$ cat flow/config.mk
export PLATFORM = sky130hd
export DESIGN_NAME = custom_cpu
export DESIGN_NICKNAME = custom_cpu
export VERILOG_FILES = /design/flow/design.v
export SDC_FILE = /design/flow/constraint.sdc
export NUM_CORES = 4
export LEC_CHECK = 0
export CAP_MARGIN = 20
export CORE_ASPECT_RATIO = 0.5
export CORE_MARGIN = 2
export CORE_UTILIZATION = 72
export CTS_CLUSTER_DIAMETER = 364
export CTS_CLUSTER_SIZE = 99
export PLACE_DENSITY = 0.39
export SETUP_SLACK_MARGIN = 2.12
export SLEW_MARGIN = 20
export TNS_END_PERCENT = 10
$ cat flow/constraint.sdc
create_clock -name core_clock -period 8.98 [get_ports {clk}]
set_input_delay 1.7960 -clock core_clock [delete_from_list [all_inputs] [get_ports {clk}]]
set_output_delay 1.7960 -clock core_clock [all_outputs]
set_load 0.01 [all_outputs]
$ cat flow/design.v
`timescale 10 ns / 1 ns
module alu(
	input  [32 - 1:0]  A,
	input  [32 - 1:0]  B,
	input  [              2:0]  ALUop,
	output                      Overflow,
	output                      CarryOut,
	output                      Zero,
	output [32 - 1:0]  Result
);
	wire CarryIn = (ALUop[2]==1'b1||ALUop[1:0]==2'b11);								 
	wire [32 :0] A_Extended = {A[32 - 1],A};	 
	wire [32 :0] B_Extended = {B[32 - 1],B};
	wire [32 :0] B_Convert = (ALUop[2]==1'b1||ALUop[1:0]==2'b11)? ~B_Extended : B_Extended; 
	wire [32 + 1:0] C = A_Extended+B_Convert+CarryIn;	 
	wire [32 - 1:0] Less;
	assign Result=({32{ALUop==3'b000}}&(A&B))
				|({32{ALUop==3'b001}}&(A|B))
				|({32{ALUop==3'b100}}&(A^B))
				|({32{ALUop==3'b101}}&~(A|B))
				|({32{ALUop[1:0]==2'b10}}&(C[32 - 1:0]))
				|({32{ALUop[1:0]==2'b11}}&(Less));
	assign Zero=(Result==32'b0);
	assign CarryOut=(ALUop[2]||ALUop[1:0])^C[32+1];
	assign Overflow=C[32]^C[32-1];				 
	assign Less={{(32-1){1'b0}},(ALUop[2]&&C[32])||((~ALUop[2])&&CarryOut)};
endmodule
`timescale 10 ns / 1 ns
module shifter (
	input  [32 - 1:0] A,
	input  [              4:0] B,
	input  [              1:0] Shiftop,
	output [32 - 1:0] Result
);
	localparam Left_logical     = 2'b00;
	localparam Right_logical    = 2'b10;
	localparam Right_arthimetic = 2'b11;
	wire   [2*32-1:0] extended_data = {{32{A[32-1]}},A};
	assign Result = {32{Shiftop==Left_logical}} & (A<<B) |
	                {32{Shiftop==Right_logical}} & (A>>B) |
					{32{Shiftop==Right_arthimetic}} & extended_data[{1'b0,B}+:32];
endmodule
`timescale 10 ns / 1 ns
module reg_file(
	input                       clk,
	input  [5 - 1:0]  waddr,
	input  [5 - 1:0]  raddr1,
	input  [5 - 1:0]  raddr2,
	input                       wen,
	input  [32 - 1:0]  wdata,
	output [32 - 1:0]  rdata1,
	output [32 - 1:0]  rdata2
);
	reg [32-1:0] rf [31:0];
	always @(posedge clk)
	begin
		if(wen==1'b1 && waddr!=5'b0) 
		rf [waddr]<= wdata; 
	end
	assign rdata1=(raddr1==0)?0:rf[raddr1];
	assign rdata2=(raddr2==0)?0:rf[raddr2]; 
endmodule
`timescale 10ns / 1ns
module custom_cpu(
	input         clk,
	input         rst,
	output [31:0] PC,
	output        Inst_Req_Valid,
	input         Inst_Req_Ready,
	input  [31:0] Instruction,
	input         Inst_Valid,
	output        Inst_Ready,
	output [31:0] Address,
	output        MemWrite,
	output [31:0] Write_data,
	output [ 3:0] Write_strb,
	output        MemRead,
	input         Mem_Req_Ready,
	input  [31:0] Read_data,
	input         Read_data_Valid,
	output        Read_data_Ready,
	output [31:0] cpu_perf_cnt_0,
	output [31:0] cpu_perf_cnt_1,
	output [31:0] cpu_perf_cnt_2
);
	wire [31:0] opnumber_1, opnumber_2;
	wire [ 2:0] ALUop;
	wire overflow,carryout,zero;
	wire [31:0] result_1;
	wire [31:0] shift_data;
	wire [ 4:0] shift_amount;
	wire [ 1:0] shiftop;
	wire [31:0] result_2;
	wire [ 4:0] RF_raddr1;
	wire [ 4:0] RF_raddr2;
	wire [31:0] RF_rdata1, RF_rdata2;
	wire	    RF_wen;
	wire [ 4:0] RF_waddr;
	wire [31:0]	RF_wdata;
	alu alu_u0(opnumber_1,opnumber_2,ALUop,overflow,carryout,zero,result_1); 
	shifter shifter_u0(shift_data,shift_amount,shiftop,result_2); 
	reg_file reg_file_u0(clk,RF_waddr,RF_raddr1,RF_raddr2,RF_wen,RF_wdata,RF_rdata1,RF_rdata2); 
	reg  [31:0] IR;  
	reg  [31:0] MDR;  
	reg  [31:0] PC_reg;  
	reg  [31:0] PC_next_reg;  
	reg  [31:0] ALUout;  
	wire [ 6:0] opcode      = IR[ 6: 0];
	wire [ 4:0] rd          = IR[11: 7];
	wire [ 2:0] funct3      = IR[14:12];
	wire [ 4:0] rs1         = IR[19:15];
	wire [ 4:0] rs2         = IR[24:20];
	wire [ 6:0] funct7      = IR[31:25];
	wire [11:0] I_immediate = IR[31:20];
	wire [11:0] S_immediate = {IR[31:25],IR[11:7]};
	wire [12:0] B_immediate = {IR[31],IR[7],IR[30:25],IR[11:8],1'b0};
	wire [31:0] U_immediate = {IR[31:12],12'b0};
	wire [20:0] J_immediate = {IR[31],IR[19:12],IR[20],IR[30:21],1'b0};
	wire R_type            = opcode[5] && opcode[4] && ~opcode[2];
	wire I_type            = ~opcode[5] && opcode[4] && ~opcode[2];
	wire R_calculate       = R_type && ~R_shift && ~multiply;
	wire R_shift           = R_type && (funct3[1:0]==2'b01);
	wire multiply          = R_type && (funct7[0]);
	wire I_calculate       = I_type && ~I_shift;
	wire I_shift           = I_type && (funct3[1:0]==2'b01);
	wire calculate         = R_calculate || I_calculate;
	wire shift             = R_shift || I_shift;
	wire jump              = opcode[6] && opcode[2];
	wire branch            = opcode[6] && ~opcode[2];
	wire load              = ~opcode[5] && ~opcode[4];
	wire store             = ~opcode[6] && opcode[5] && ~opcode[4];
	wire load_imm          = ~opcode[6] && opcode[2];
	wire jal               = jump && opcode[3];
	wire jalr              = jump && ~opcode[3];
	wire [2:0] ALUsrc_state = {(current_state[3:1]==3'b000), current_state[3],current_state[2]||current_state[1]};  
	wire [1:0] ALUsrcA      = {jalr,load_imm};
	wire [2:0] ALUsrcB1     = {branch,jal,jalr};
	wire [3:0] ALUsrcB2     = {load_imm,branch || R_calculate || multiply,load || I_calculate,store};
	localparam INIT      = 9'b000000001,  
			   IF        = 9'b000000010,  
			   IW        = 9'b000000100,  
			   ID        = 9'b000001000,  
			   EX        = 9'b000010000,  
			   STORE     = 9'b000100000,  
			   LOAD      = 9'b001000000,  
			   RDW       = 9'b010000000,  
			   WB        = 9'b100000000;  
	reg [8:0] current_state;
	reg [8:0] next_state;
	always @(posedge clk)begin
		if(rst==1'b1)
			current_state <= INIT;
		else
			current_state <= next_state;
	end
	always @(*)begin
		if(rst==1'b1)
			next_state = INIT;
		else begin
			case(current_state)
			INIT: 
				next_state = IF;  
			IF:   begin
				if(Inst_Req_Ready==1'b1)  
					next_state = IW;
				else
					next_state = IF;
			end
			IW:   begin
				if(Inst_Valid==1'b1)  
					next_state = ID;
				else
					next_state = IW;
			end
			ID:   
				next_state = EX;  
			EX:   begin
				if(branch)
					next_state = IF;
				else if(calculate||shift||jump||load_imm||multiply)
					next_state = WB;
				else if(store)
					next_state = STORE;
				else if(load)
					next_state = LOAD;
				else
					next_state = EX;
			end
			STORE:begin
				if(Mem_Req_Ready==1'b1)  
					next_state = IF;
				else
					next_state = STORE;
			end
			LOAD: begin
				if(Mem_Req_Ready==1'b1)  
					next_state = RDW;
				else
					next_state = LOAD;
			end
			RDW:  begin
				if(Read_data_Valid==1'b1)  
					next_state = WB;
				else
					next_state = RDW;
			end
			WB:
				next_state = IF;
			default:
				next_state = INIT;
			endcase
		end
	end
	always @(posedge clk)begin
		if(current_state==INIT)  
			PC_next_reg <= 32'b0;
		else if(current_state==IF || current_state==IW)  
			PC_next_reg <= ALUout;
	end
	wire [2:0] branch_type = {funct3[2:1]==2'b00,funct3[2:1]==2'b10,funct3[2:1]==2'b11};
	wire branch_condition = branch_type[2] && (funct3[0]^zero) ||
							branch_type[1] && (funct3[0]^result_1[0]) ||
							branch_type[0] && (funct3[0]^carryout);  
	always @(posedge clk)begin
		if(current_state==INIT)
			PC_reg <= 32'b0;
		else if(current_state==ID && ~jump && ~branch && ~load_imm)
			PC_reg <= PC_next_reg;
		else if(current_state==EX)begin
			if(branch && branch_condition)
				PC_reg <= ALUout;
			else if(branch && ~branch_condition)
				PC_reg <= PC_next_reg;
			else if(jump)
				PC_reg <= ALUout;
			else if(load_imm)
				PC_reg <= PC_next_reg;
		end
	end
	always @(posedge clk)begin
		if(current_state[2] && Inst_Valid)
			IR <= Instruction;
	end
	always @(posedge clk)begin
		if(current_state[7] && Read_data_Valid)
			MDR <= Read_data;
	end
	always @(posedge clk)begin
		ALUout <= result_1;
	end
	assign PC = PC_reg;
	assign RF_raddr1       = rs1;
	assign RF_raddr2       = rs2;
	wire   write_condition = calculate||shift||load||load_imm||jump||multiply;
	assign RF_wen          = (current_state == WB)&&(write_condition);
	assign RF_waddr        = rd;
	wire [31:0] calculate_wdata = {32{calculate}} & ALUout;
	wire [31:0] shift_wdata     = {32{shift}} & result_2;
	wire [63:0] full_multiply_result = RF_rdata1*RF_rdata2;
	wire [31:0] multiply_wdata  = {32{multiply}} & full_multiply_result[31:0];
	wire [31:0] jump_wdata      = {32{jump}} & PC_next_reg;
	wire [31:0] load_imm_wdata  = {32{load_imm}} & (opcode[5]? U_immediate:ALUout);
	wire [31:0] load_wdata; 
	wire [ 7:0] target_byte     = MDR[{ALUout[1:0],3'b0}+:8];
	wire [15:0] target_halfword = MDR[{ALUout[1:0],3'b0}+:16];
	wire [31:0] zeroextended_target_byte = {{24{1'b0}},target_byte};
	wire [31:0] zeroextended_target_halfword = {{16{1'b0}},target_halfword};
	wire [31:0] signextended_target_byte = {{24{target_byte[7]}},target_byte};
	wire [31:0] signextended_target_halfword = {{16{target_halfword[15]}},target_halfword};
	assign load_wdata           = {32{load}} &
								  {{32{(funct3==3'b000)}} & signextended_target_byte |
	                               {32{(funct3==3'b001)}} & signextended_target_halfword |
								   {32{(funct3==3'b010)}} & MDR |
								   {32{(funct3==3'b100)}} & zeroextended_target_byte |
								   {32{(funct3==3'b101)}} & zeroextended_target_halfword};
	assign RF_wdata             = load_wdata | calculate_wdata | shift_wdata | multiply_wdata |jump_wdata | load_imm_wdata;
	assign opnumber_1               = {32{ALUsrc_state[0]}} & PC_reg |
									  {32{ALUsrc_state[1]}} & (ALUsrcA[1]? RF_rdata1:PC_reg) |
									  {32{ALUsrc_state[2]}} & (ALUsrcA[0]? PC_reg:RF_rdata1);
	wire [31:0] signextended_Iimm   = {{20{I_immediate[11]}},I_immediate};
	wire [31:0] signextended_Jimm   = {{11{J_immediate[20]}},J_immediate};
	wire [31:0] signextended_Bimm   = {{19{B_immediate[12]}},B_immediate};
	wire [31:0] signextended_Simm   = {{20{S_immediate[11]}},S_immediate};
	assign opnumber_2               = {32{ALUsrc_state[0]}} & 32'b100 |
									  {32{ALUsrc_state[1]}} & {
										{32{ALUsrcB1[0]}} & signextended_Iimm |
										{32{ALUsrcB1[1]}} & signextended_Jimm |
										{32{ALUsrcB1[2]}} & signextended_Bimm } |
									  {32{ALUsrc_state[2]}} & {
										{32{ALUsrcB2[0]}} & signextended_Simm |
										{32{ALUsrcB2[1]}} & signextended_Iimm |
										{32{ALUsrcB2[2]}} & RF_rdata2 |
										{32{ALUsrcB2[3]}} & U_immediate};
	wire ADD_type              = (funct3==3'b000);
	wire AND_type              = funct3[2];
	wire SLT_type              = (funct3[2:1]==2'b01);
	wire [2:0] AND_op          = {~funct3[1],1'b0,funct3[1:0]==2'b10};
	wire [2:0] SLT_op          = {~funct3[0],2'b11};
	wire [2:0] ALUop_Rcal      = {3{R_calculate}} &
							     {{3{ADD_type}} & {funct7[5],2'b10} |
	                              {3{AND_type}} & AND_op |
							      {3{SLT_type}} & SLT_op};
	wire [2:0] ALUop_Ical      = {3{I_calculate}} &
								 {{3{ADD_type}} & {3'b010} |
								  {3{AND_type}} & AND_op |
								  {3{SLT_type}} & SLT_op};
	wire [2:0] ALUop_branch    = {3{branch}} &
								 {{3{~funct3[2]}} & 3'b110 |
								  {3{funct3[2:1]==2'b10}} & 3'b111 |
								  {3{funct3[1]}} & 3'b011};
	assign ALUop               = {3{ALUsrc_state[0] || ALUsrc_state[1]}} & {3'b010} |
								 {3{ALUsrc_state[2]}} & {
									{3{jump||load||store||load_imm}} & {3'b010} |
									ALUop_branch | ALUop_Rcal | ALUop_Ical
								 };
	assign shift_data   = shift? RF_rdata1 : RF_rdata2;
	assign shift_amount = {5{R_shift}} & RF_rdata2[4:0] |
						  {5{I_shift}} & I_immediate[4:0] |
						  {5{store}} & {ALUout[1:0],3'b000};
	assign shiftop      = {2{shift}} & {funct3[2],funct7[5]} |
						  {2{store}} & {2'b00};
	assign Inst_Req_Valid = current_state[1];
	assign Inst_Ready     = current_state[0] | current_state[2];
	assign Read_data_Ready= current_state[0] | current_state[7];
	assign MemRead        = current_state[6];
	assign MemWrite       = current_state[5];
	assign Address        = {32{current_state[1]}} & PC_reg |
						    {32{current_state[5] || current_state[6]}} & {ALUout[31:2],{2'b0}};
	assign Write_data     = result_2;
	wire [3:0] sb_strb    = {4{funct3[1:0]==2'b00}} & {ALUout[1:0]==2'b11,ALUout[1:0]==2'b10,ALUout[1:0]==2'b01,ALUout[1:0]==2'b00};
	wire [3:0] sh_strb    = {4{funct3[0]}} & {{2{ALUout[1]}},{2{~ALUout[1]}}};
	wire [3:0] sw_strb    = {4{funct3[1]}} & {4'b1111};
	assign Write_strb     = {4{store}} & (sb_strb | sh_strb | sw_strb);
	reg [31:0] cycle_cnt;
	always @(posedge clk)begin
		if(rst==1'b1)
			cycle_cnt <= 32'b0;
		else
			cycle_cnt <= cycle_cnt+32'b1;
	end
	assign cpu_perf_cnt_0 = cycle_cnt;
	reg [31:0] mem_cycle_cnt;
	always @(posedge clk)begin
		if(rst==1'b1)
			mem_cycle_cnt <= 32'b0;
		else if((current_state[6] || current_state[5]) && Mem_Req_Ready)  
			mem_cycle_cnt <= mem_cycle_cnt+32'b1;
	end
	assign cpu_perf_cnt_1 = mem_cycle_cnt;
	reg [31:0] inst_cycle_cnt;
	always @(posedge clk)begin
		if(rst==1'b1)
			inst_cycle_cnt <= 32'b0;
		else if(current_state[1] && Inst_Req_Ready)  
			inst_cycle_cnt <= inst_cycle_cnt+32'b1;
	end
	assign cpu_perf_cnt_2 = inst_cycle_cnt;
endmodule
$ cat flow/run.sh
#!/bin/bash
# the make line also repeats each setting of config.mk as NAME=value (left out here)
make -C /OpenROAD-flow-scripts/flow DESIGN_CONFIG=/design/flow/config.mk WORK_HOME=/design/flow/orfs CLKGATE_MAP_FILE= finish
==> reports/results.tsv, run 1 <==
metric	value	unit
status	stopped before the end	
lastStage	3_5_place_dp	
error	[ERROR DPL-0033] detailed placement checks failed during check placement.	
yosysChipArea	85180	µm²
die_h	247.2	µm
rows	89	
port_buffers	268	
mux_area_frac	0.1990	
top_cells_by_count	edfxtp_1, nor2_1, mux4_2	
synth.top_cells.by_area	edfxtp_1, mux4_2, fa_1	
synth_cell_types	93	
place.gp.congestion	1.117	
die_w	490.4	µm
core_area	117600	µm²
ys_seq_frac	0.4324	
syn_inst	6787	
top_cell	edfxtp_1	
ys_cells	6787	
fp_util	0.7244	
netlist_area	85180	µm²
dieArea	121200	µm²
yosys_warnings	2	
ys_seq_elements	1297	
syn_avg_cell_area	12.55	µm²
edf_count	1086	
ys_sh_adder	0.1286	
topCombFamilyByArea	multiplexers	
async_reset_ff_frac	0	
synthFlopType	edfxtp_1	
yosys.area.top_type	edfxtp_1	
ioPinCount	271	
yosys.area_share.simple	0.09208	
xor_area_frac	0.02242	
aoi_share	0.07709	
synth.top_cell.area_share	0.3828	
[through the flow]
stage             hold WS, ns
floorplan              0.4581
global placement       0.4339
==> inputs of run 2 (changes only) <==
Settings changed: CAP_MARGIN 20 to 10.
Clock period 8.98 ns to 8.6 ns, I/O delays scaled along.
==> run 2 against run 1 <==
  * The run again fails in 3_5_place_dp
  * Synthesized cell count is the same
  * Synthesized area is the same
  * Die size is the same
==> reports/results.tsv, run 2 <==
metric	value	unit	change
syn_inst	6787		unchanged
die_h	247.2	µm	unchanged
core_area	117600	µm²	unchanged
die_w	490.4	µm	unchanged
ys_cells	6787		unchanged
synth.top_cell.area_share	0.3828		unchanged
rows	89		unchanged
synth_cell_types	93		unchanged
yosys.area.top_type	edfxtp_1		unchanged
aoi_share	0.07709		unchanged
top_cells_by_count	edfxtp_1, nor2_1, mux4_2		unchanged
mux_area_frac	0.1990		unchanged
ioPinCount	271		unchanged
yosys.area_share.simple	0.09208		unchanged
async_reset_ff_frac	0		unchanged
lastStage	3_5_place_dp		unchanged
ys_sh_adder	0.1286		unchanged
topCombFamilyByArea	multiplexers		unchanged
port_buffers	268		unchanged
netlist_area	85180	µm²	unchanged
ys_seq_elements	1297		unchanged
fp_util	0.7244		unchanged
yosys_warnings	2		unchanged
syn_avg_cell_area	12.55	µm²	unchanged
yosysChipArea	85180	µm²	unchanged
dieArea	121200	µm²	unchanged
top_cell	edfxtp_1		unchanged
xor_area_frac	0.02242		unchanged
error	[ERROR DPL-0033] detailed placement checks failed during check placement.		unchanged
status	stopped before the end		unchanged
ys_seq_frac	0.4324		unchanged
synthFlopType	edfxtp_1		unchanged
place.gp.congestion	1.079		was 1.117
edf_count	1086		unchanged
synth.top_cells.by_area	edfxtp_1, mux4_2, fa_1		unchanged
-- run 2: per-stage QoR --
stage,instance area (µm²)
2_1_floorplan,86020
3_3_place_gp,94650
==> inputs of run 3 (changes only) <==
Settings changed: CAP_MARGIN 10 to 20, HOLD_SLACK_MARGIN from default to 0.3, SETUP_SLACK_MARGIN 2.12 to -0.88, SLEW_MARGIN 20 to 5.
Clock period 8.6 ns to 8.98 ns, I/O delays scaled along.
==> run 3 against run 2 <==
  * The flow stops in 4_1_cts
  * Die size did not move
  * Synthesized area did not move
  * Synthesized cell count did not move
==> reports/results.tsv, run 3 <==
metric	value	unit	change
status	stopped before the end		unchanged
lastStage	4_1_cts		was 3_5_place_dp
error	[ERROR DPL-0033] detailed placement checks failed during check placement.		unchanged
place.gp.congestion	1.111		was 1.079
netlist_area	85180	µm²	unchanged
aoi_share	0.07709		unchanged
yosys.area.top_type	edfxtp_1		unchanged
dieArea	121200	µm²	unchanged
fp_util	0.7244		unchanged
mux_area_frac	0.1990		unchanged
port_buffers	268		unchanged
ys_seq_elements	1297		unchanged
synth_cell_types	93		unchanged
top_cell	edfxtp_1		unchanged
top_cells_by_count	edfxtp_1, nor2_1, mux4_2		unchanged
die_w	490.4	µm	unchanged
ioPinCount	271		unchanged
synth.top_cell.area_share	0.3828		unchanged
yosys.area_share.simple	0.09208		unchanged
rows	89		unchanged
die_h	247.2	µm	unchanged
dpl_worst_slack	-2.253	ns	
yosysChipArea	85180	µm²	unchanged
ys_cells	6787		unchanged
dp_hpwl	289000	µm	
ys_seq_frac	0.4324		unchanged
edf_count	1086		unchanged
syn_inst	6787		unchanged
syn_avg_cell_area	12.55	µm²	unchanged
placed_cell_area	94220	µm²	
ys_sh_adder	0.1286		unchanged
synthFlopType	edfxtp_1		unchanged
topCombFamilyByArea	multiplexers		unchanged
yosys_warnings	2		unchanged
synth.top_cells.by_area	edfxtp_1, mux4_2, fa_1		unchanged
async_reset_ff_frac	0		unchanged
core_area	117600	µm²	unchanged
xor_area_frac	0.02242		unchanged
==> run 3: per-stage QoR <==
step,std cells,TNS [ns],utilization
global placement,8837,-440.13,0.8008
floorplan,6818,-423.83,-
detailed placement,8842,-592.57,0.8012
==> inputs of run 4 (changes only) <==
Settings changed: CORE_ASPECT_RATIO 0.5 to default, CORE_UTILIZATION 72 to 61, CTS_CLUSTER_DIAMETER 364 to default, CTS_CLUSTER_SIZE 99 to 60, HOLD_SLACK_MARGIN 0.3 to 0.26, PLACE_DENSITY 0.39 to default, PLACE_DENSITY_LB_ADDON from default to 0.02, SETUP_SLACK_MARGIN -0.88 to 2.52, SLEW_MARGIN 5 to 20, TNS_END_PERCENT 10 to 5.
Clock period 8.98 ns to 8.59 ns, I/O delays scaled along.
==> run 4 against run 3 <==
  * Now fails the layout checks on setup timing
  * Die size grew 18%
  * Synthesized area is the same
  * Synthesized cell count is the same
==> reports/results.tsv, run 4 <==
metric	value	unit	change
warnings	69		
worstMarginPinSlew	1.232	ns	
syn_avg_cell_area	12.55	µm²	unchanged
synth_cell_types	93		unchanged
port_buffers	268		unchanged
nets	8184		
status	complete, but fails checks		was stopped before the end
synth.top_cell.area_share	0.3828		unchanged
ioPinCount	271		unchanged
rsz0062_at_grt	yes		
ys_seq_elements	1297		unchanged
cp-endpoint	reg_file_u0.rf[20][31]		
cts-root-buf	clkbuf_16		
ys_seq_frac	0.4324		unchanged
dp_hpwl	227700	µm	was 289000 µm
cts.clk_slew.worst_paths	0.06	ns	
grt_pass1_wl	499400	µm	
cts_tree	done		
cp-start-kind	flop		
post-route-period-util	1.153		
cp-end-kind	flop		
dpl_worst_slack	-1.482	ns	was -2.253 ns
grt-ovfl-total	0		
xor_area_frac	0.02242		unchanged
fp_util	0.6127		was 0.7244
drv_slew	0		
synthFlopType	edfxtp_1		unchanged
worst_ep_required_time	9.12	ns	
topCombFamilyByArea	multiplexers		unchanged
antenna_violating_nets_post_route	0		
route.vias.total	69126		
yosys.area_share.simple	0.09208		unchanged
htreeDepth	4		
place.gp.congestion	1.089		was 1.111
antenna_found_initial	28		
syn_inst	6787		unchanged
netlist_area	85180	µm²	unchanged
cp_num_buf_inv	5		
die_h	377.7	µm	was 247.2 µm
drt-vias-per-instance	7.295		
wl_per_cell	37.70	µm	
failed_checks	setup timing		
numCtsBuffers	136		
final.fill_count	8937		
clk_latency	0.84	ns	
hold_viol	0		
drt_drc_violations_left	0		
worst-setup-path-type	flop to flop		
top_cells_by_count	edfxtp_1, nor2_1, mux4_2		unchanged
cp.depth	30		
critPathTopFamily	adder cells		
edf_count	1086		unchanged
grt_max_degree	101		
slowest_delay	0.57	ns	
finalCriticalPeriod	9.904	ns	
clock_skew	0.08058	ns	
grt_pass1_vias	68173		
whs_endpoint	cycle_cnt[0]		
syn2layout_area_growth	18.30	%	
setup_violations	607		
worst-r2r-setup-slack	-1.31	ns	
relSlewSlack	0.1785		
yosys.area.top_type	edfxtp_1		unchanged
ys_cells	6787		unchanged
cts.sinks	1297		
worst_slack	-1.314	ns	
hp-start	cycle_cnt[0]		
aoi_share	0.07709		unchanged
reg2reg_to	reg_file_u0.rf[20][31]		
dieArea	142600	µm²	was 121200 µm²
cp_common_cell	xnor2_1		
hold_depth	1		
first_iter_violations	11754		
maxCapViolations	0		
top_cell	edfxtp_1		unchanged
holdCritPathClass	flop to flop		
yosys_warnings	2		unchanged
drt-pass1-iter-count	9		
mux_area_frac	0.1990		unchanged
max_freq	101.0	MHz	
rows	137		was 89
worstRegToRegCells	30		
ys_sh_adder	0.1286		unchanged
async_reset_ff_frac	0		unchanged
core_area	139000	µm²	was 117600 µm²
die_w	377.7	µm	was 490.4 µm
critical_path_arrival	10.43	ns	
crit_path_max_fanout	39		
routed_wirelength	357300	µm	
synth.top_cells.by_area	edfxtp_1, mux4_2, fa_1		unchanged
cp_slowest_cell	mux4_2		
grt_usage	0.5027		
yosysChipArea	85180	µm²	unchanged
cts.path.max_buffers	3		
==> run 4: layout make-up <==
| cell class | count | area, µm² | share of cell area |
|---|---|---|---|
| Tap cell | 1876 | 2347 | 0.02329 |
| Clock buffer | 179 | 3702 | 0.03674 |
| Sequential cell | 1297 | 36870 | 0.3659 |
| Timing Repair Buffer | 1005 | 9733 | 0.09659 |
| Antenna cell | 10 | 25.02 | 0.0002483 |
| Inverter | 574 | 2160 | 0.02143 |
| Clock inverter | 65 | 893.4 | 0.008865 |
| Multi-Input combinational cell | 4470 | 45040 | 0.4470 |
==> run 4: what timing repair did <==
| item | 4_1_cts | 5_1_grt |
|---|---|---|
| setup endpoints to repair | 1077 | 1108 |
| resized | 58 | 34 |
| gates cloned | 8 | 0 |
| setup buffers | 15 | 9 |
| hold buffers | 0 | 0 |
| pin swaps | 15 | 5 |
==> run 4: through the flow <==
| stage | hold WS, ns | TNS, ns | util | std cells | cell area, µm² |
|---|---|---|---|---|---|
| final | 0.4559 | -462.99 | 0.7249 | 9476 | 100800 |
| after global routing | 0.4861 | -598.33 | 0.7247 | 9466 | 100700 |
| after CTS | 0.4617 | -385.14 | 0.7231 | 9457 | 100500 |
| after detailed placement | 0.4476 | -453.48 | 0.6852 | 9190 | 95260 |
| after global placement | 0.4373 | -395.10 | 0.6852 | 9190 | 95260 |
| after floorplan | 0.4581 | -101.71 | - | 6818 | 86010 |
==> run 4: layer usage <==
| layer | global-route usage | vias up | part of all wire |
|---|---|---|---|
| met3 | 0.1602 | 2107 | 0.14 |
| met1 | 0.6052 | 33748 | 0.32 |
| met4 | 0.4019 | 28 | 0.11 |
| li1 | - | 26369 | - |
| met2 | 0.7490 | 6874 | 0.44 |
| met5 | 0 | - | 0.00049 |
==> inputs of run 5 (changes only) <==
Settings changed: CAP_MARGIN 20 to 10, CORE_ASPECT_RATIO from default to 0.88, CORE_UTILIZATION 61 to 71, CTS_CLUSTER_DIAMETER from default to 374, CTS_CLUSTER_SIZE 60 to 75, GPL_ROUTABILITY_DRIVEN from default to 1, HOLD_SLACK_MARGIN 0.26 to default, MAX_ROUTING_LAYER from default to met5, MIN_ROUTING_LAYER from default to met1, PLACE_DENSITY_LB_ADDON 0.02 to 0.03, SETUP_SLACK_MARGIN 2.52 to -0.84, SLEW_MARGIN 20 to 0, TNS_END_PERCENT 5 to 90.
Clock period 8.59 ns to 8.44 ns, I/O delays scaled along.
==> run 5 against run 4 <==
  * The run now fails in 5_1_grt
  * Synthesized cell count stayed put
  * Die size decreased by 14%
  * Synthesized area unchanged
==> reports/results.tsv, run 5 <==
metric	value	unit	change
mux_area_frac	0.1990		unchanged
ys_seq_frac	0.4324		unchanged
error	[ERROR GRT-0116] Global routing finished with congestion. Check the congestion regions in the DRC Viewer.		
grt-ovfl-total	3711		
grt_usage	0.8513		
place.gp.congestion	1.080		was 1.089
edf_count	1086		unchanged
synthFlopType	edfxtp_1		unchanged
async_reset_ff_frac	0		unchanged
lastStage	5_1_grt		
ys_cells	6787		unchanged
yosys.area.top_type	edfxtp_1		unchanged
placed_cell_area	94530	µm²	was 95260 µm²
yosysChipArea	85180	µm²	unchanged
syn_avg_cell_area	12.55	µm²	unchanged
status	stopped before the end		was complete, but fails checks
die_h	328.9	µm	was 377.7 µm
cts.path.max_buffers	3		unchanged
top_cell	edfxtp_1		unchanged
die_w	373.2	µm	was 377.7 µm
port_buffers	268		unchanged
topCombFamilyByArea	multiplexers		unchanged
synth_cell_types	93		unchanged
synth.top_cells.by_area	edfxtp_1, mux4_2, fa_1		unchanged
xor_area_frac	0.02242		unchanged
post-place-cells	8868		was 9190
fp_util	0.7133		was 0.6127
ys_sh_adder	0.1286		unchanged
ys_seq_elements	1297		unchanged
cts-root-buf	clkbuf_16		unchanged
syn_inst	6787		unchanged
dp_hpwl	292400	µm	was 227700 µm
ioPinCount	271		unchanged
holdBufCountCts	0		unchanged
cts.sinks	1297		unchanged
top_cells_by_count	edfxtp_1, nor2_1, mux4_2		unchanged
dieArea	122800	µm²	was 142600 µm²
aoi_share	0.07709		unchanged
numCtsBuffers	21		was 136
htreeDepth	1		was 4
yosys_warnings	2		unchanged
yosys.area_share.simple	0.09208		unchanged
synth.top_cell.area_share	0.3828		unchanged
netlist_area	85180	µm²	unchanged
core_area	119400	µm²	was 139000 µm²
rows	119		was 137
==> run 5: repair_timing <==
| item | CTS |
|---|---|
| pin swaps | 43 |
| endpoints found under the setup margin | 480 |
| buffers inserted | 52 |
| resized | 139 |
| cloned | 13 |
==> run 5: through the flow <==
| stage | setup TNS [ns] | setup slack, ns |
|---|---|---|
| after CTS | -482.76 | -1.387 |
| after detailed placement | -713.10 | -2.153 |
| after global placement | -446.59 | -1.559 |
| after floorplan | -253.90 | -0.8387 |
==> run 5: per-layer routing <==
metal | GRT overflow | track usage
met1 | 302 | 0.8558
met2 | 2092 | 1.005
met3 | 306 | 0.7295
met4 | 966 | 0.7930
met5 | 45 | 0.4989
==> inputs of run 6 (changes only) <==
Settings changed: CAP_MARGIN 10 to 30, CELL_PAD_IN_SITES_DETAIL_PLACEMENT from default to 1, CELL_PAD_IN_SITES_GLOBAL_PLACEMENT from default to 1, CORE_ASPECT_RATIO 0.88 to default, CORE_MARGIN 2 to 8, CORE_UTILIZATION 71 to 40, CTS_CLUSTER_DIAMETER 374 to 326, CTS_CLUSTER_SIZE 75 to 10, GPL_ROUTABILITY_DRIVEN 1 to default, GPL_TIMING_DRIVEN from default to 0, MAX_ROUTING_LAYER met5 to met4, MIN_ROUTING_LAYER met1 to default, PLACE_DENSITY_LB_ADDON 0.03 to 0.11, SETUP_SLACK_MARGIN -0.84 to 2.69, SLEW_MARGIN 0 to 25, TNS_END_PERCENT 90 to 95.
Clock period 8.44 ns to 12.5 ns, I/O delays scaled along.
==> run 6 against run 5 <==
  * The layout now fails its checks (capacitance limit, slew limit)
  * Die size increased by 86%
  * Synthesized area unchanged
  * Synthesized cell count unchanged
==> reports/results.tsv, run 6 <==
metric	value	unit	change
status	complete, but fails checks		was stopped before the end
failed_checks	capacitance limit, slew limit		
slowest_delay	0.57	ns	
max_freq	95.67	MHz	
maxCapViolations	4		
grt_pass1_wl	569900	µm	
fp_util	0.4020		was 0.7133
port_buffers	266		was 268
final_area	105200	µm²	
yosys.area.top_type	edfxtp_1		unchanged
cts.sinks	1297		unchanged
top_cells_by_count	edfxtp_1, nor2_1, mux4_2		unchanged
cp-end-kind	flop		
drv_slew	33		
cts.clk_slew.worst_paths	0.07	ns	
async_reset_ff_frac	0		unchanged
cp_common_cell	fa_1		
synthFlopType	edfxtp_1		unchanged
syn_inst	6787		unchanged
synth.top_cells.by_area	edfxtp_1, mux4_2, fa_1		unchanged
yosys.area_share.simple	0.09208		unchanged
reg2reg_to	reg_file_u0.rf[6][31]		
mux_area_frac	0.1990		unchanged
cp_num_buf_inv	13		
critPathTopFamily	adder cells		
grt_pass1_vias	68939		
critical_path_arrival	10.99	ns	
die_w	477.5	µm	was 373.2 µm
post-route-period-util	0.8362		
whs_endpoint	PC_next_reg[31]		
cp.depth	35		
yosysChipArea	85180	µm²	unchanged
ys_cells	6787		unchanged
ioPinCount	271		unchanged
hold_depth	2		
worst-setup-path-type	flop to flop		
top_cell	edfxtp_1		unchanged
synth_cell_types	93		unchanged
cts_tree	done		
grt-ovfl-total	0		
worstRegToRegCells	35		
clock_skew	0.1013	ns	
xor_area_frac	0.02242		unchanged
fin_hold_ws	0.4989	ns	
cts.path.max_buffers	3		unchanged
route.vias.total	67631		
relSlewSlack	-0.5906		
routed_wirelength	422900	µm	
core_area	211900	µm²	was 119400 µm²
syn_avg_cell_area	12.55	µm²	unchanged
fin_cells	10546		
drt_drc_violations_left	0		
worst_ep_required_time	13.03	ns	
worstMarginPinSlew	2.386	ns	
holdCritPathClass	flop to flop		
ys_sh_adder	0.1286		unchanged
utilization	0.4963		
hold_viol	0		
yosys_warnings	2		unchanged
placed_cell_area	94850	µm²	was 94530 µm²
ys_seq_frac	0.4324		unchanged
synth.top_cell.area_share	0.3828		unchanged
place.gp.congestion	0.9850		was 1.080
cp_slowest_cell	fa_1		
post-place-cells	10089		was 8868
topCombFamilyByArea	multiplexers		unchanged
nets	8342		
crit_path_max_fanout	10		
first_iter_violations	8315		
antenna_found_initial	32		
setup_violations	0		
htreeDepth	4		was 1
final.fill_count	21440		
dp_hpwl	313600	µm	was 292400 µm
die_h	477.5	µm	was 328.9 µm
wl_per_cell	40.10	µm	
numCtsBuffers	147		was 21
hp-start	PC_next_reg[31]		
warnings	64		
syn2layout_area_growth	23.46	%	
cp-endpoint	reg_file_u0.rf[6][31]		
aoi_share	0.07709		unchanged
rows	169		was 119
cts-root-buf	clkbuf_16		unchanged
worst-r2r-setup-slack	2.05	ns	
grt_usage	0.3663		
antenna_violating_nets_post_route	0		
cp-start-kind	flop		
drt-pass1-iter-count	8		
clk_latency	0.88	ns	
edf_count	1086		unchanged
grt_max_degree	33		
netlist_area	85180	µm²	unchanged
rsz0062_at_grt	yes		
finalCriticalPeriod	10.45	ns	
drt-vias-per-instance	6.413		
ys_seq_elements	1297		unchanged
dieArea	228000	µm²	was 122800 µm²
[run 6: per-layer routing]
| metal | up-vias | global-route usage | wire (µm) |
|---|---|---|---|
| li1 | 26753 | - | - |
| met1 | 35838 | 0.4460 | 157400 |
| met2 | 4010 | 0.5841 | 200400 |
| met3 | 1030 | 0.06592 | 37290 |
| met4 | 0 | 0.1956 | 27840 |
| met5 | - | - | 0 |
[run 6: repair_timing]
action,in CTS,in global routing
cloned,17,8
endpoints found under the setup margin,960,526
setup buffers,125,68
gates resized,796,180
pin swaps,54,67
hold buffers,0,0
[run 6: final cells by class]
| type | instances | area, µm² | area share |
|---|---|---|---|
| Timing Repair Buffer | 659 | 7527 | 0.07158 |
| Clock buffer | 192 | 3933 | 0.03740 |
| Tap cell | 2821 | 3530 | 0.03356 |
| Clock inverter | 11 | 221.5 | 0.002106 |
| Multi-Input combinational cell | 4486 | 46440 | 0.4416 |
| Inverter | 574 | 2170 | 0.02063 |
| Antenna cell | 29 | 72.57 | 0.0006901 |
| Sequential cell | 1297 | 36840 | 0.3503 |
| Buffer | 477 | 4428 | 0.04211 |
[run 6: through the flow]
step                      worst slack [ns]  TNS [ns]
final                                2.048         0
after global routing                 1.917         0
after CTS                            2.225         0
after detailed placement            -1.590   -328.86
after global placement              -2.953  -1220.04
after floorplan                      2.612         0
==> inputs of run 7 (changes only) <==
Settings changed: CAP_MARGIN 30 to 20, CELL_PAD_IN_SITES_DETAIL_PLACEMENT 1 to default, CELL_PAD_IN_SITES_GLOBAL_PLACEMENT 1 to default, CORE_ASPECT_RATIO from default to 1.05, CORE_MARGIN 8 to 2, CORE_UTILIZATION 40 to 71, CTS_CLUSTER_DIAMETER 326 to 371, CTS_CLUSTER_SIZE 10 to 42, GPL_TIMING_DRIVEN 0 to default, HOLD_SLACK_MARGIN from default to 0.3, MAX_ROUTING_LAYER met4 to default, PLACE_DENSITY_LB_ADDON 0.11 to 0.01, SETUP_SLACK_MARGIN 2.69 to 2.61, SLEW_MARGIN 25 to 20, TNS_END_PERCENT 95 to 70.
Clock period 12.5 ns to 8.85 ns, I/O delays scaled along.
==> run 7 against run 6 <==
  * The flow now stops in 5_1_grt
  * Die size decreased by 46%
  * Synthesized cell count unchanged
  * Synthesized area stayed put
==> reports/results.tsv, run 7 <==
metric	value	unit	change
top_cell	edfxtp_1		unchanged
top_cells_by_count	edfxtp_1, nor2_1, mux4_2		unchanged
ys_seq_frac	0.4324		unchanged
syn_inst	6787		unchanged
synth_cell_types	93		unchanged
lastStage	5_1_grt		
fp_util	0.7135		was 0.4020
dieArea	122800	µm²	was 228000 µm²
htreeDepth	2		was 4
cts-root-buf	clkbuf_16		unchanged
cts.path.max_buffers	3		unchanged
synthFlopType	edfxtp_1		unchanged
rows	130		was 169
mux_area_frac	0.1990		unchanged
yosys_warnings	2		unchanged
netlist_area	85180	µm²	unchanged
ys_sh_adder	0.1286		unchanged
synth.top_cell.area_share	0.3828		unchanged
die_h	358.9	µm	was 477.5 µm
status	stopped before the end		was complete, but fails checks
yosysChipArea	85180	µm²	unchanged
yosys.area.top_type	edfxtp_1		unchanged
ys_cells	6787		unchanged
core_area	119400	µm²	was 211900 µm²
place.gp.congestion	1.146		was 0.9850
topCombFamilyByArea	multiplexers		unchanged
aoi_share	0.07709		unchanged
edf_count	1086		unchanged
ioPinCount	271		unchanged
async_reset_ff_frac	0		unchanged
ys_seq_elements	1297		unchanged
dp_hpwl	256800	µm	was 313600 µm
syn_avg_cell_area	12.55	µm²	unchanged
die_w	342.0	µm	was 477.5 µm
xor_area_frac	0.02242		unchanged
cts.sinks	1297		unchanged
grt_usage	0.7453		
yosys.area_share.simple	0.09208		unchanged
synth.top_cells.by_area	edfxtp_1, mux4_2, fa_1		unchanged
error	[ERROR GRT-0232] Routing congestion too high. Check the congestion heatmap in the GUI.		
port_buffers	268		was 266
numCtsBuffers	36		was 147
grt-ovfl-total	133		
==> run 7: metrics by stage <==
stage	std cells	worst slack, ns	TNS (ns)	instance area [µm²]
3_5_place_dp	8874	-1.270	-315.48	94850
2_1_floorplan	6818	-0.2624	-23.49	86020
3_3_place_gp	8872	-0.9128	-173.49	94810
4_1_cts	8972	-0.9481	-199.99	96660
==> run 7: what timing repair did <==
action                      CTS
gates resized                55
hold buffers                  0
gates cloned                  9
hold endpoints to repair      0
pin swaps                    12
setup buffers                25
setup endpoints to repair  1069
==> run 7: metal layers <==
metal / GRT usage / GRT overflow
met5: 0.3738 / 1
met4: 0.7064 / 56
met3: 0.6069 / 10
met2: 0.8987 / 58
met1: 0.7509 / 8
==> inputs of run 8 (changes only) <==
Settings changed: CAP_MARGIN 20 to 40, CORE_ASPECT_RATIO 1.05 to 0.88, CORE_UTILIZATION 71 to 19, CTS_CLUSTER_DIAMETER 371 to default, CTS_CLUSTER_SIZE 42 to 75, GPL_ROUTABILITY_DRIVEN from default to 1, HOLD_SLACK_MARGIN 0.3 to default, MAX_ROUTING_LAYER from default to met5, MIN_ROUTING_LAYER from default to met1, PLACE_DENSITY_LB_ADDON 0.01 to 0.16, SETUP_SLACK_MARGIN 2.61 to default, SLEW_MARGIN 20 to 0, TNS_END_PERCENT 70 to 90.
Clock period 8.85 ns to 10.8 ns, I/O delays scaled along.
==> run 8 against run 7 <==
  * The layout now fails its checks (slew limit)
  * Synthesized cell count unchanged
  * Synthesized area unchanged
  * Die size went up to 3.7 times the previous value
==> reports/results.tsv, run 8 <==
metric	value	unit	change
status	complete, but fails checks		was stopped before the end
failed_checks	slew limit		
top_cell	edfxtp_1		unchanged
netlist_area	85180	µm²	unchanged
cts.sinks	1297		unchanged
mux_area_frac	0.1990		unchanged
drt-vias-per-instance	4.582		
ys_seq_frac	0.4324		unchanged
fp_util	0.1908		was 0.7135
antenna_found_initial	25		
syn_avg_cell_area	12.55	µm²	unchanged
grt_max_degree	66		
topCombFamilyByArea	multiplexers		unchanged
synth.top_cells.by_area	edfxtp_1, mux4_2, fa_1		unchanged
whs_endpoint	cycle_cnt[0]		
cp_num_buf_inv	14		
synthFlopType	edfxtp_1		unchanged
ioPinCount	271		unchanged
xor_area_frac	0.02242		unchanged
worst-setup-path-type	flop to flop		
reg2reg_to	reg_file_u0.rf[18][31]		
top_cells_by_count	edfxtp_1, nor2_1, mux4_2		unchanged
htreeDepth	4		was 2
yosys.area.top_type	edfxtp_1		unchanged
synth.top_cell.area_share	0.3828		unchanged
edf_count	1086		unchanged
routed_wirelength	383500	µm	
route.vias.total	61409		
grt_usage	0.1630		
cts.path.max_buffers	4		was 3
fin_hold_ws	0.4730	ns	
cp-endpoint	reg_file_u0.rf[18][31]		
dp_hpwl	277000	µm	was 256800 µm
setup_violations	0		
rows	230		was 130
holdCritPathClass	flop to flop		
placed_cell_area	98990	µm²	was 94850 µm²
yosysChipArea	85180	µm²	unchanged
hold_depth	1		
worstMarginPinSlew	1.514	ns	
warnings	61		
hold_viol	0		
worst_ep_required_time	11.34	ns	
die_w	717.8	µm	was 342.0 µm
cts.clk_slew.worst_paths	0.06	ns	
post-place-cells	13059		was 8874
cp-end-kind	flop		
numCtsBuffers	158		was 36
synth_cell_types	93		unchanged
place.gp.congestion	0.9224		was 1.146
ys_sh_adder	0.1286		unchanged
cp_slowest_cell	fa_1		
max_freq	95.27	MHz	
drt_drc_violations_left	0		
ys_cells	6787		unchanged
port_buffers	268		unchanged
fin_cells	13401		
cts-root-buf	clkbuf_16		unchanged
antenna_violating_nets_post_route	0		
aoi_share	0.07709		unchanged
drt-pass1-iter-count	7		
finalCriticalPeriod	10.50	ns	
final_area	105000	µm²	
drv_slew	1		
fin_tns_setup	0	ns	
core_area	446300	µm²	was 119400 µm²
cp-start-kind	flop		
dieArea	453700	µm²	was 122800 µm²
clk_latency	0.85	ns	
critical_path_arrival	11.04	ns	
syn2layout_area_growth	23.25	%	
wl_per_cell	28.62	µm	
worstRegToRegCells	40		
critPathTopFamily	adder cells		
post-route-period-util	0.9719		
grt_pass1_vias	62277		
die_h	632.1	µm	was 358.9 µm
final.fill_count	46968		
yosys.area_share.simple	0.09208		unchanged
ys_seq_elements	1297		unchanged
relSlewSlack	-0.009098		
clock_skew	0.08465	ns	
cp.depth	40		
mi_logic_area	44970	µm²	
worst-r2r-setup-slack	0.30	ns	
crit_path_max_fanout	8		
yosys_warnings	2		unchanged
hp-start	cycle_cnt[0]		
async_reset_ff_frac	0		unchanged
maxCapViolations	0		
nets	8067		
regArea	36870	µm²	
first_iter_violations	6209		
slowest_delay	0.54	ns	
cts_tree	done		
syn_inst	6787		unchanged
grt_pass1_wl	523600	µm	
grt-ovfl-total	0		
-- run 8: timing repair --
| action | 4_1_cts | 5_1_grt |
|---|---|---|
| pin swaps | 0 | 11 |
| cloned | 0 | 11 |
| resized | 2 | 59 |
| setup endpoints to repair | 32 | 64 |
| buffers inserted | 3 | 44 |
| hold buffers | 0 | 0 |
-- run 8: cell type report --
cell class	count	share of cell area
multi-input combinational	4470	0.4284
sequential	1297	0.3512
timing repair buffer	866	0.08216
tap	5916	0.07051
clock buffer	198	0.04099
inverter	574	0.02057
clock inverter	71	0.005959
antenna	9	0.0002145
-- run 8: per-stage QoR --
step	utilization	setup WS, ns
after global routing	0.2352	-0.009437
after detailed placement	0.2218	-0.05388
after global placement	0.2203	-0.1476
after CTS	0.2329	0.01151
final	0.2352	0.3038
after floorplan	-	0.2151
-- run 8: per-layer routing --
metal,track usage,part of all wire
met5,0,0
met4,0.03371,0.022
met1,0.2331,0.46
met2,0.2614,0.46
met3,0.02336,0.058
==> inputs of run 9 (changes only) <==
Settings changed: CAP_MARGIN 40 to 20, CORE_ASPECT_RATIO 0.88 to default, CORE_UTILIZATION 19 to 57, CTS_CLUSTER_SIZE 75 to 60, GPL_ROUTABILITY_DRIVEN 1 to default, HOLD_SLACK_MARGIN from default to 0.26, MAX_ROUTING_LAYER met5 to default, MIN_ROUTING_LAYER met1 to default, PLACE_DENSITY_LB_ADDON 0.16 to 0.02, SETUP_SLACK_MARGIN from default to 1.53, SLEW_MARGIN 0 to 20, TNS_END_PERCENT 90 to 5.
Clock period 10.8 ns to 5.91 ns, I/O delays scaled along.
==> run 9 against run 8 <==
  * The layout fails its checks (setup timing)
  * Sequential cell count is the same
  * Global-route usage grew 28 points
  * Routed wire length shrank 11%
  * Maximum frequency grew 5.2%
  * Setup slack lost 4.4 ns
  * Core utilization grew 48 points
  * Sequential share of layout area shrank 0.46 points
  * Count of clock-buffer cells in the layout shrank 30
  * Register-to-register slack lost 4.4 ns
  * Critical path type unchanged
  * Critical endpoint is now reg_file_u0.rf[31][31]
==> reports/results.tsv, run 9 <==
metric	value	unit	change
route.vias.total	68592		was 61409
clk_latency	0.84	ns	was 0.85 ns
drv_slew	0		was 1
drt-pass1-iter-count	8		was 7
yosys_warnings	2		unchanged
drt-vias-per-instance	6.761		was 4.582
hp-start	cycle_cnt[0]		unchanged
ys_seq_frac	0.4324		unchanged
ys_sh_adder	0.1286		unchanged
grt_max_degree	101		was 66
hold_depth	1		unchanged
cts-root-buf	clkbuf_16		unchanged
yosys.area_share.simple	0.09208		unchanged
crit_path_max_fanout	28		was 8
whs_endpoint	cycle_cnt[0]		unchanged
async_reset_ff_frac	0		unchanged
htreeDepth	4		unchanged
worst-r2r-setup-slack	-4.07	ns	was 0.30 ns
relSlewSlack	0.2365		was -0.009098
grt_pass1_wl	476800	µm	was 523600 µm
ys_cells	6787		unchanged
syn_avg_cell_area	12.55	µm²	unchanged
dieArea	152500	µm²	was 453700 µm²
cp_slowest_cell	fa_1		unchanged
maxCapViolations	0		unchanged
post-route-period-util	1.689		was 0.9719
fin_tns_setup	-2652.25	ns	was 0 ns
wl_per_cell	33.80	µm	was 28.62 µm
cts.clk_slew.worst_paths	0.06	ns	about the same
cp_num_buf_inv	11		was 14
port_buffers	268		unchanged
worst_ep_required_time	6.45	ns	was 11.34 ns
grt-ovfl-total	0		unchanged
cp-start-kind	flop		unchanged
die_w	390.6	µm	was 717.8 µm
first_iter_violations	9082		was 6209
rsz0062_at_grt	yes		
dp_hpwl	241700	µm	was 277000 µm
netlist_area	85180	µm²	unchanged
drt_drc_violations_left	0		unchanged
syn2layout_area_growth	24.89	%	was 23.25%
xor_area_frac	0.02242		unchanged
nets	8787		was 8067
core_area	148000	µm²	was 446300 µm²
clock_skew	0.09776	ns	was 0.08465 ns
setup_violations	1016		was 0
top_cell	edfxtp_1		unchanged
worst-setup-path-type	flop to flop		unchanged
holdCritPathClass	flop to flop		unchanged
edf_count	1086		unchanged
place.gp.congestion	1.049		was 0.9224
aoi_share	0.07709		unchanged
critical_path_arrival	10.52	ns	was 11.04 ns
mux_area_frac	0.1990		unchanged
hold_viol	0		unchanged
yosysChipArea	85180	µm²	unchanged
grt_pass1_vias	67229		was 62277
antenna_violating_nets_post_route	0		unchanged
worstMarginPinSlew	1.145	ns	was 1.514 ns
reg2reg_to	reg_file_u0.rf[31][31]		was reg_file_u0.rf[18][31]
synthFlopType	edfxtp_1		unchanged
synth.top_cell.area_share	0.3828		unchanged
fp_util	0.5755		was 0.1908
antenna_found_initial	26		was 25
cp.depth	37		was 40
cts.path.max_buffers	3		was 4
max_freq	100.2	MHz	was 95.27 MHz
utilization	0.7187		was 0.2352
topCombFamilyByArea	multiplexers		unchanged
synth.top_cells.by_area	edfxtp_1, mux4_2, fa_1		unchanged
ys_seq_elements	1297		unchanged
warnings	67		was 61
synth_cell_types	93		unchanged
failed_checks	setup timing		was slew limit
slowest_delay	0.56	ns	was 0.54 ns
critPathTopFamily	adder cells		unchanged
cts_tree	done		unchanged
syn_inst	6787		unchanged
grt_usage	0.4415		was 0.1630
status	complete, but fails checks		unchanged
die_h	390.6	µm	was 632.1 µm
worstRegToRegCells	37		was 40
ioPinCount	271		unchanged
numCtsBuffers	136		was 158
worst_slack	-4.071	ns	was 0.3038 ns
routed_wirelength	342900	µm	was 383500 µm
finalCriticalPeriod	9.981	ns	was 10.50 ns
yosys.area.top_type	edfxtp_1		unchanged
top_cells_by_count	edfxtp_1, nor2_1, mux4_2		unchanged
cp-end-kind	flop		unchanged
cts.sinks	1297		unchanged
cp-endpoint	reg_file_u0.rf[31][31]		was reg_file_u0.rf[18][31]
rows	141		was 230
-- run 9: final cells by class --
class | count | area (µm²)
Multi-Input combinational cell | 4470 | 45430
Fill cell | 10137 | 41630
Sequential cell | 1297 | 36870
Timing Repair Buffer | 1608 | 14790
Clock buffer | 168 | 3636
Tap cell | 1930 | 2415
Inverter | 574 | 2160
Clock inverter | 81 | 1039
Antenna cell | 17 | 42.54
-- run 9: stage by stage --
step	hold slack (ns)	worst slack, ns	instance area (µm²)	std cells
global placement	0.4392	-4.741	99850	9817
CTS	0.4888	-3.956	105100	10086
finish	0.4937	-4.071	106400	10145
detailed placement	0.4791	-4.816	99920	9820
global route	0.5136	-4.210	106300	10130
floorplan	0.4581	-3.202	86010	6818
-- run 9: routing by layer --
| metal | share of wire | GRT usage | vias up | routed length, µm |
|---|---|---|---|---|
| li1 | - | - | 27617 | - |
| met1 | 0.34 | 0.5640 | 34269 | 117500 |
| met2 | 0.45 | 0.6644 | 5391 | 153700 |
| met3 | 0.13 | 0.1339 | 1291 | 45510 |
| met4 | 0.076 | 0.2718 | 24 | 25980 |
| met5 | 0.00077 | 0 | - | 265 |
-- run 9: timing repair --
item | CTS | global route
gates resized | 48 | 151
pin swaps | 11 | 27
hold buffers | 0 | 0
setup buffers | 14 | 29
gates cloned | 3 | 13
setup endpoints to repair | 1120 | 1144
==> inputs of run 10 (changes only) <==
Settings changed: CORE_UTILIZATION 57 to 64, CTS_CLUSTER_SIZE 60 to 42, HOLD_SLACK_MARGIN 0.26 to 0.3, PLACE_DENSITY_LB_ADDON 0.02 to 0.01, SETUP_SLACK_MARGIN 1.53 to 2.61, TNS_END_PERCENT 5 to 70.
Clock period 5.91 ns to 8.85 ns, I/O delays scaled along.
==> run 10 against run 9 <==
  * Highest routed layer unchanged
  * Synthesized cell count did not move
  * Largest cell class unchanged
  * Final area is 5.3% lower
  * Global-route usage is 8.9 points higher
  * First-iteration DRC count grew 42%
  * Still fails the layout checks on setup timing
  * Sequential cell count is the same
  * Sequential share of layout area is 2.0 points higher
  * Critical path depth grew 1
  * Maximum frequency is 0.50% lower
  * Synthesized area is the same
==> reports/results.tsv, run 10 <==
metric	value	unit	change
yosys.area_share.simple	0.09208		unchanged
cts.path.max_buffers	3		unchanged
drt-vias-per-instance	7.580		was 6.761
grt_pass1_wl	505800	µm	was 476800 µm
yosysChipArea	85180	µm²	unchanged
mux_area_frac	0.1990		unchanged
cp.depth	38		was 37
rsz0062_at_grt	yes		unchanged
clock_skew	0.06740	ns	was 0.09776 ns
drt-pass1-iter-count	10		was 8
grt_usage	0.5304		was 0.4415
antenna_violating_nets_post_route	0		unchanged
worst-setup-path-type	flop to flop		unchanged
synth.top_cell.area_share	0.3828		unchanged
grt_max_degree	106		was 101
cts.clk_slew.worst_paths	0.07	ns	was 0.06 ns
status	complete, but fails checks		unchanged
crit_path_max_fanout	32		was 28
cts_tree	done		unchanged
placed_cell_area	94800	µm²	was 99920 µm²
setup_violations	592		was 1016
nets	8173		was 8787
grt_pass1_vias	69189		was 67229
netlist_area	85180	µm²	unchanged
cp-endpoint	reg_file_u0.rf[1][31]		was reg_file_u0.rf[31][31]
slowest_delay	0.53	ns	was 0.56 ns
ys_sh_adder	0.1286		unchanged
hold_viol	0		unchanged
async_reset_ff_frac	0		unchanged
holdCritPathClass	flop to flop		unchanged
dp_hpwl	226300	µm	was 241700 µm
drt_drc_violations_left	0		unchanged
syn_inst	6787		unchanged
max_freq	99.69	MHz	was 100.2 MHz
dieArea	136000	µm²	was 152500 µm²
syn2layout_area_growth	18.23	%	was 24.89%
grt-ovfl-total	0		unchanged
relSlewSlack	0.1188		was 0.2365
hold_depth	1		unchanged
ioPinCount	271		unchanged
worst_slack	-1.181	ns	was -4.071 ns
wl_per_cell	38.75	µm	was 33.80 µm
reg2reg_to	reg_file_u0.rf[1][31]		was reg_file_u0.rf[31][31]
final_area	100700	µm²	was 106400 µm²
numCtsBuffers	135		was 136
route.vias.total	71005		was 68592
maxCapViolations	0		unchanged
cp-end-kind	flop		unchanged
failed_checks	setup timing		unchanged
post-route-period-util	1.133		was 1.689
core_area	131800	µm²	was 148000 µm²
cp_slowest_cell	fa_1		unchanged
htreeDepth	4		unchanged
first_iter_violations	12863		was 9082
clk_latency	0.82	ns	was 0.84 ns
ys_seq_elements	1297		unchanged
cp_num_buf_inv	11		unchanged
worstRegToRegCells	38		was 37
cp-start-kind	flop		unchanged
hp-start	cycle_cnt[0]		unchanged
die_w	368.8	µm	was 390.6 µm
worstMarginPinSlew	1.308	ns	was 1.145 ns
place.gp.congestion	1.102		was 1.049
syn_avg_cell_area	12.55	µm²	unchanged
synth_cell_types	93		unchanged
yosys.area.top_type	edfxtp_1		unchanged
synth.top_cells.by_area	edfxtp_1, mux4_2, fa_1		unchanged
fp_util	0.6463		was 0.5755
cts-root-buf	clkbuf_16		unchanged
dpl_worst_slack	-1.262	ns	was -4.816 ns
yosys_warnings	2		unchanged
aoi_share	0.07709		unchanged
cts.sinks	1297		unchanged
drv_slew	0		unchanged
routed_wirelength	363000	µm	was 342900 µm
ys_cells	6787		unchanged
die_h	368.8	µm	was 390.6 µm
worst_ep_required_time	9.36	ns	was 6.45 ns
port_buffers	268		unchanged
warnings	73		was 67
critPathTopFamily	adder cells		unchanged
edf_count	1086		unchanged
top_cell	edfxtp_1		unchanged
finalCriticalPeriod	10.03	ns	was 9.981 ns
top_cells_by_count	edfxtp_1, nor2_1, mux4_2		unchanged
synthFlopType	edfxtp_1		unchanged
topCombFamilyByArea	multiplexers		unchanged
critical_path_arrival	10.54	ns	was 10.52 ns
antenna_found_initial	34		was 26
xor_area_frac	0.02242		unchanged
rows	133		was 141
ys_seq_frac	0.4324		unchanged
whs_endpoint	cycle_cnt[0]		unchanged
worst-r2r-setup-slack	-1.18	ns	was -4.07 ns
-- run 10: routing by layer --
| layer | part of all wire | track usage |
|---|---|---|
| met1 | 0.30 | 0.6263 |
| met2 | 0.42 | 0.7584 |
| met4 | 0.11 | 0.4495 |
| met3 | 0.17 | 0.2134 |
| met5 | 0.00098 | 0.007123 |
-- run 10: metrics by stage --
stage / std cells / hold WS, ns / TNS (ns) / utilization
detailed placement: 9042 / 0.4420 / -333.89 / 0.7193
floorplan: 6818 / 0.4581 / -23.49 / -
global placement: 9042 / 0.4352 / -281.44 / 0.7192
finish: 9368 / 0.4486 / -337.51 / 0.7641
CTS: 9306 / 0.4550 / -234.59 / 0.7577
global route: 9347 / 0.4685 / -429.31 / 0.7637
-- run 10: cell type report --
type | count | area, µm²
multi-input cells | 4471 | 45210
flip-flops and latches | 1297 | 36870
fillers | 7866 | 31090
repair buffers | 994 | 9666
clock buffers | 174 | 3690
well taps | 1755 | 2196
inverters | 574 | 2172
clock inverters | 74 | 829.5
diodes | 29 | 72.57
-- run 10: timing repair --
item                        CTS  global route
setup endpoints to repair  1005          1041
cloned                        5             4
buffers inserted             11            27
pin swaps                    25            29
gates resized                66            96
hold buffers                  0             0
==> inputs of run 11 (changes only) <==
Settings changed: CELL_PAD_IN_SITES_DETAIL_PLACEMENT from default to 1, CORE_UTILIZATION 64 to 34, CTS_CLUSTER_SIZE 42 to 32, HOLD_SLACK_MARGIN 0.3 to default, MAX_ROUTING_LAYER from default to met5, PLACE_DENSITY_LB_ADDON 0.01 to 0.15, SETUP_SLACK_MARGIN 2.61 to -0.38, SLEW_MARGIN 20 to 35, TNS_END_PERCENT 70 to 100.
Clock period 8.85 ns to 9.25 ns, I/O delays scaled along.
==> run 11 against run 10 <==
  * Still fails the layout checks on setup timing
  * Sequential share of layout area down 0.92 points
  * Via count is 11% lower
  * Synthesized area unchanged
  * Core utilization down 35 points
  * Final cell count rose by 17%
  * Clock skew shrank 0.0019 ns
  * Critical endpoint is now reg_file_u0.rf[6][31]
==> reports/results.tsv, run 11 <==
metric	value	unit	change
critPathTopFamily	adder cells		unchanged
yosysChipArea	85180	µm²	unchanged
worstRegToRegCells	39		was 38
cp-start-kind	flop		unchanged
hp-start	cycle_cnt[0]		unchanged
synth_cell_types	93		unchanged
mux_area_frac	0.1990		unchanged
edf_count	1086		unchanged
syn_inst	6787		unchanged
status	complete, but fails checks		unchanged
ys_cells	6787		unchanged
syn_avg_cell_area	12.55	µm²	unchanged
final.fill_count	25993		was 7866
wl_per_cell	32.59	µm	was 38.75 µm
cp_num_buf_inv	12		was 11
drt-vias-per-instance	5.776		was 7.580
port_buffers	268		unchanged
ioPinCount	271		unchanged
cp-end-kind	flop		unchanged
grt_max_degree	101		was 106
whs_endpoint	cycle_cnt[0]		unchanged
grt-ovfl-total	0		unchanged
worst_ep_required_time	9.77	ns	was 9.36 ns
post-route-period-util	1.087		was 1.133
drt_drc_violations_left	0		unchanged
aoi_share	0.07709		unchanged
drt-pass1-iter-count	7		was 10
cts_tree	done		unchanged
async_reset_ff_frac	0		unchanged
clk_latency	0.84	ns	was 0.82 ns
cp.depth	39		was 38
crit_path_max_fanout	32		unchanged
cts.clk_slew.worst_paths	0.06	ns	was 0.07 ns
warnings	66		was 73
dp_hpwl	258800	µm	was 226300 µm
holdCritPathClass	flop to flop		unchanged
relSlewSlack	0.1955		was 0.1188
mi_logic_area	45060	µm²	was 45210 µm²
failed_checks	setup timing		unchanged
cp_common_cell	fa_1		
reg2reg_to	reg_file_u0.rf[6][31]		was reg_file_u0.rf[1][31]
xor_area_frac	0.02242		unchanged
holdBufCountCts	0		unchanged
cp-endpoint	reg_file_u0.rf[6][31]		was reg_file_u0.rf[1][31]
slowest_delay	0.52	ns	was 0.53 ns
ys_seq_frac	0.4324		unchanged
topCombFamilyByArea	multiplexers		unchanged
rows	183		was 133
cts.sinks	1297		unchanged
routed_wirelength	358100	µm	was 363000 µm
worst_slack	-0.8039	ns	was -1.181 ns
antenna_violating_nets_post_route	0		unchanged
numCtsBuffers	151		was 135
netlist_area	85180	µm²	unchanged
maxCapViolations	0		unchanged
top_cells_by_count	edfxtp_1, nor2_1, mux4_2		unchanged
clock_skew	0.06551	ns	was 0.06740 ns
grt_pass1_vias	66146		was 69189
cts.path.max_buffers	3		unchanged
route.vias.total	63461		was 71005
die_h	504.5	µm	was 368.8 µm
synth.top_cell.area_share	0.3828		unchanged
hold_viol	0		unchanged
final_area	103300	µm²	was 100700 µm²
critical_path_arrival	10.57	ns	was 10.54 ns
fp_util	0.3422		was 0.6463
hold_depth	1		unchanged
synth.top_cells.by_area	edfxtp_1, mux4_2, fa_1		unchanged
top_cell	edfxtp_1		unchanged
htreeDepth	4		unchanged
place.gp.congestion	1.001		was 1.102
setup_violations	313		was 592
synthFlopType	edfxtp_1		unchanged
nets	8219		was 8173
dieArea	254600	µm²	was 136000 µm²
die_w	504.5	µm	was 368.8 µm
core_area	248900	µm²	was 131800 µm²
cts-root-buf	clkbuf_16		unchanged
worstMarginPinSlew	1.194	ns	was 1.308 ns
ys_seq_elements	1297		unchanged
finalCriticalPeriod	10.05	ns	was 10.03 ns
syn2layout_area_growth	21.31	%	was 18.23%
utilization	0.4152		was 0.7641
regArea	36880	µm²	was 36870 µm²
rsz0062_at_grt	yes		unchanged
antenna_found_initial	22		was 34
max_freq	99.46	MHz	was 99.69 MHz
grt_usage	0.2775		was 0.5304
ys_sh_adder	0.1286		unchanged
first_iter_violations	6322		was 12863
grt_pass1_wl	506200	µm	was 505800 µm
worst-setup-path-type	flop to flop		unchanged
cp_slowest_cell	mux4_2		was fa_1
drv_slew	0		unchanged
worst-r2r-setup-slack	-0.80	ns	was -1.18 ns
yosys.area_share.simple	0.09208		unchanged
yosys_warnings	2		unchanged
placed_cell_area	97530	µm²	was 94800 µm²
yosys.area.top_type	edfxtp_1		unchanged
[run 11: cell type report]
cell class,instances,share of cell area
clock inverter,90,0.01078
inverter,574,0.02096
antenna,16,0.0003875
multi-input combinational,4470,0.4361
sequential,1297,0.3569
timing repair buffer,1025,0.09610
clock buffer,185,0.03850
tap,3330,0.04032
[run 11: metrics by stage]
step           hold WS (ns)  setup TNS (ns)  setup WS (ns)  instances
3_5_place_dp         0.4621         -218.22         -1.192      10681
2_1_floorplan        0.4581          -63.68        -0.3776       6818
6_report             0.4717         -106.07        -0.8039      10987
4_1_cts              0.4770         -106.64        -0.7283      10965
3_3_place_gp         0.4422         -169.96         -1.124      10669
5_1_grt              0.5115         -257.93         -1.138      10981
[run 11: repair_timing]
item | 4_1_cts | 5_1_grt
pin swaps | 12 | 16
endpoints found under the setup margin | 240 | 320
gates resized | 65 | 20
cloned | 5 | 1
buffers inserted | 4 | 4
[run 11: layer usage]
| metal | routed length [µm] | GRT usage | vias up |
|---|---|---|---|
| met1 | 147500 | 0.3695 | 33965 |
| met5 | 13 | 0 | - |
| li1 | - | - | 26440 |
| met2 | 169900 | 0.4502 | 2480 |
| met3 | 23140 | 0.04160 | 574 |
| met4 | 17530 | 0.1195 | 2 |
